==> job 3628 <==
==> flow/design.v <==
`timescale 1ns/1ps
module master_ahb(
  input  logic        clk_master,
  input  logic        rst_master,
  input  logic        HREADY,          
  input  logic [31:0] HRDATA,          
  input  logic [31:0] data_top,
  input  logic        write_top,       
  input  logic [3:0]  beat_length,     
  input  logic        enb,             
  input  logic [31:0] addr_top,
  input  logic        wrap_enb,        
  output logic [31:0] HADDR,
  output logic        HWRITE,
  output logic [2:0]  HSIZE,
  output logic [31:0] HWDATA,
  output logic [2:0]  HBURST,
  output logic [1:0]  HTRANS,
  output logic fifo_empty,
  output logic fifo_full
);
  typedef enum logic [2:0] {
    S_IDLE                = 3'b000,
    S_WRITE_ADDR          = 3'b001,
    S_WRITE_DATA          = 3'b010
  } state_t;
  state_t present_state, next_state;
  logic [31:0] addr_internal;
  logic [3:0]  count;         
  logic [3:0]  wr_ptr;
  logic [3:0]  rd_ptr;
  localparam int MEM_DEPTH = 16;
  logic [31:0] mem [0:MEM_DEPTH-1];
  logic next_HWRITE;
  logic [2:0] next_HSIZE;                
  logic [31:0] next_HWDATA;
  logic [2:0] next_HBURST;
  logic [1:0] next_HTRANS;
  logic [4:0] fifo_count;  
  logic push, pop;
  assign push = write_top && (fifo_count < MEM_DEPTH);
  assign pop  = (present_state == S_WRITE_DATA) && HREADY &&
                (HBURST == 3'b011 || HBURST == 3'b000) && (fifo_count > 0);
  assign fifo_empty = (fifo_count == 0);
  assign fifo_full  = (fifo_count >= MEM_DEPTH-1);  
  always_ff @(posedge clk_master or posedge rst_master) begin
    if (rst_master) begin
      wr_ptr        <= 4'd0;
      rd_ptr        <= 4'd0;
      addr_internal <= 32'h0;
      count         <= 4'd0;
      present_state <= S_IDLE;
      HWRITE        <= 1'b0;
      HSIZE         <= 3'b010;
      HWDATA        <= 32'h0;
      HBURST        <= 3'b000;
      HTRANS        <= 2'b00;
      fifo_count    <= 5'd0;
      for (int i = 0; i < MEM_DEPTH; i = i + 1) mem[i] <= 32'h0;
    end else begin
      if (push) begin
        mem[wr_ptr] <= data_top;
        wr_ptr <= wr_ptr + 1'b1;
      end
      if (pop) begin
        rd_ptr <= rd_ptr + 1'b1;
      end
      if (push && !pop)
        fifo_count <= fifo_count + 1'b1;
      else if (pop && !push)
        fifo_count <= fifo_count - 1'b1;
      present_state <= next_state;
      HWRITE <= next_HWRITE;
      HSIZE  <= next_HSIZE;
      HWDATA <= next_HWDATA;
      HBURST <= next_HBURST;
      HTRANS <= next_HTRANS;
      if (present_state == S_IDLE && next_state == S_WRITE_ADDR) begin
        addr_internal <= addr_top;
        count <= 4'd0;
      end
      if (present_state == S_WRITE_DATA && HREADY) begin
        if (HBURST == 3'b011) begin  
          count <= count + 1'b1;
          if (!wrap_enb) begin
            addr_internal <= addr_internal + 32'h4;
          end else begin
            if (addr_internal[3:0] == 4'hC)  
              addr_internal <= addr_internal - 32'hC;  
            else
              addr_internal <= addr_internal + 32'h4;
          end
        end else if (HBURST == 3'b000) begin  
          count <= 4'd0;  
        end
      end
    end
  end
  always_comb begin
    next_state    = present_state;
    next_HWRITE   = 1'b0;
    next_HSIZE    = 3'b010;
    next_HWDATA   = 32'h0;                 
    next_HBURST   = 3'b000;
    next_HTRANS   = 2'b00;
    case (present_state)
      S_IDLE: begin
        if (enb && HREADY && (fifo_count > 0)) begin
          if (beat_length == 1 && !wrap_enb) begin
            next_HWRITE = 1'b1;
            next_HBURST = 3'b000;  
            next_state = S_WRITE_ADDR;
          end else if (beat_length == 4) begin
            next_HWRITE = 1'b1;
            next_HBURST = 3'b011;  
            next_state = S_WRITE_ADDR;
          end
        end
      end
      S_WRITE_ADDR: begin
        next_HWRITE = 1'b1;
        next_HSIZE  = 3'b010;   
        next_HBURST = HBURST;   
        next_HTRANS = 2'b10;    
        next_state = S_WRITE_DATA;
      end
      S_WRITE_DATA: begin
        next_HWRITE = 1'b1;
        next_HSIZE  = 3'b010;
        next_HBURST = HBURST;   
        if (HBURST == 3'b000) begin
          if (fifo_count > 0)
            next_HWDATA = mem[rd_ptr];   
          else
            next_HWDATA = data_top;
          next_HTRANS = 2'b10;
          if (HREADY) next_state = S_IDLE;
        end
        else if (HBURST == 3'b011) begin
          if (fifo_count > 0) begin
            next_HWDATA = mem[rd_ptr];
          end else begin
            next_HWDATA = 32'h0;  
          end
          next_HTRANS = 2'b11;  
          if ((count == 4'd3) && HREADY) next_state = S_IDLE;
        end
      end
      default: next_state = S_IDLE;
    endcase
  end
  assign HADDR = addr_internal;
endmodule
==> flow/run.sh <==
#!/bin/bash
# the make line also repeats each setting of config.mk as NAME=value (left out here)
make -C /OpenROAD-flow-scripts/flow DESIGN_CONFIG=/design/flow/config.mk WORK_HOME=/design/flow/orfs CLKGATE_MAP_FILE= finish
==> flow/config.mk <==
export PLATFORM = sky130hd
export DESIGN_NAME = master_ahb
export DESIGN_NICKNAME = master_ahb
export VERILOG_FILES = /design/flow/design.v
export SDC_FILE = /design/flow/constraint.sdc
export NUM_CORES = 4
export LEC_CHECK = 0
export ABC_AREA = 1
export CAP_MARGIN = 30
export CELL_PAD_IN_SITES_DETAIL_PLACEMENT = 2
export CELL_PAD_IN_SITES_GLOBAL_PLACEMENT = 3
export CORE_MARGIN = 5
export CORE_UTILIZATION = 20
export GPL_TIMING_DRIVEN = 0
export HOLD_SLACK_MARGIN = 0.29
export MAX_ROUTING_LAYER = met4
export PLACE_DENSITY_LB_ADDON = 0.07
export SETUP_SLACK_MARGIN = 0.06
export SLEW_MARGIN = 10
export TNS_END_PERCENT = 25
==> flow/constraint.sdc <==
create_clock -name core_clock -period 2.93 [get_ports {clk_master}]
set_input_delay 0.5860 -clock core_clock [delete_from_list [all_inputs] [get_ports {clk_master}]]
set_output_delay 0.5860 -clock core_clock [all_outputs]
set_load 0.01 [all_outputs]
==> inputs of job 699, as changes to job 3628 <==
Settings changed: CAP_MARGIN 30 to 20, CELL_PAD_IN_SITES_DETAIL_PLACEMENT 2 to default, CELL_PAD_IN_SITES_GLOBAL_PLACEMENT 3 to default, CORE_MARGIN 5 to 2, CORE_UTILIZATION 20 to 40, GPL_ROUTABILITY_DRIVEN from default to 0, GPL_TIMING_DRIVEN 0 to default, HOLD_SLACK_MARGIN 0.29 to default, MAX_ROUTING_LAYER met4 to default, PLACE_DENSITY from default to 0.6, PLACE_DENSITY_LB_ADDON 0.07 to default, SETUP_SLACK_MARGIN 0.06 to default, SLEW_MARGIN 10 to 20, TNS_END_PERCENT 25 to 60.
==> flow/constraint.sdc (replaced) <==
create_clock -name core_clock -period 5.0 [get_ports {clk_master}]
set_input_delay 1.0000 -clock core_clock [delete_from_list [all_inputs] [get_ports {clk_master}]]
set_output_delay 1.0000 -clock core_clock [all_outputs]
set_load 0.01 [all_outputs]
==> inputs of job 1350, as changes to job 3628 <==
Settings changed: ABC_AREA 1 to default, CAP_MARGIN 30 to 20, CELL_PAD_IN_SITES_DETAIL_PLACEMENT 2 to default, CELL_PAD_IN_SITES_GLOBAL_PLACEMENT 3 to default, CORE_MARGIN 5 to 2, CORE_UTILIZATION 20 to 40, GPL_TIMING_DRIVEN 0 to default, HOLD_SLACK_MARGIN 0.29 to default, MAX_ROUTING_LAYER met4 to default, PLACE_DENSITY from default to 0.6, PLACE_DENSITY_LB_ADDON 0.07 to default, SETUP_SLACK_MARGIN 0.06 to default, SLEW_MARGIN 10 to 20, TNS_END_PERCENT 25 to default.
==> flow/constraint.sdc (replaced) <==
create_clock -name core_clock -period 3.84 [get_ports {clk_master}]
set_input_delay 0.7680 -clock core_clock [delete_from_list [all_inputs] [get_ports {clk_master}]]
set_output_delay 0.7680 -clock core_clock [all_outputs]
set_load 0.01 [all_outputs]
==> results <==
Between job 699 and job 1350, the lower total power is in job 699 (gap about 8%, measured against job 1350). Register-to-register slack, highest first: job 699, job 1350, job 3628. Of job 3628 and job 1350, job 3628 has the higher routed wire length (gap 89%, measured against job 1350). Global-route usage, highest first: job 1350, job 699, job 3628. The highest die size belongs to job 3628, the lowest to job 1350. The highest non-clock buffer count belongs to job 3628, the lowest to job 699. In sequential cell count, job 1350 and job 699 do not differ. Setup slack: job 1350 is worse than job 699 (770 ps).
No activity file was given, so power comes from the tool's default toggle rates.
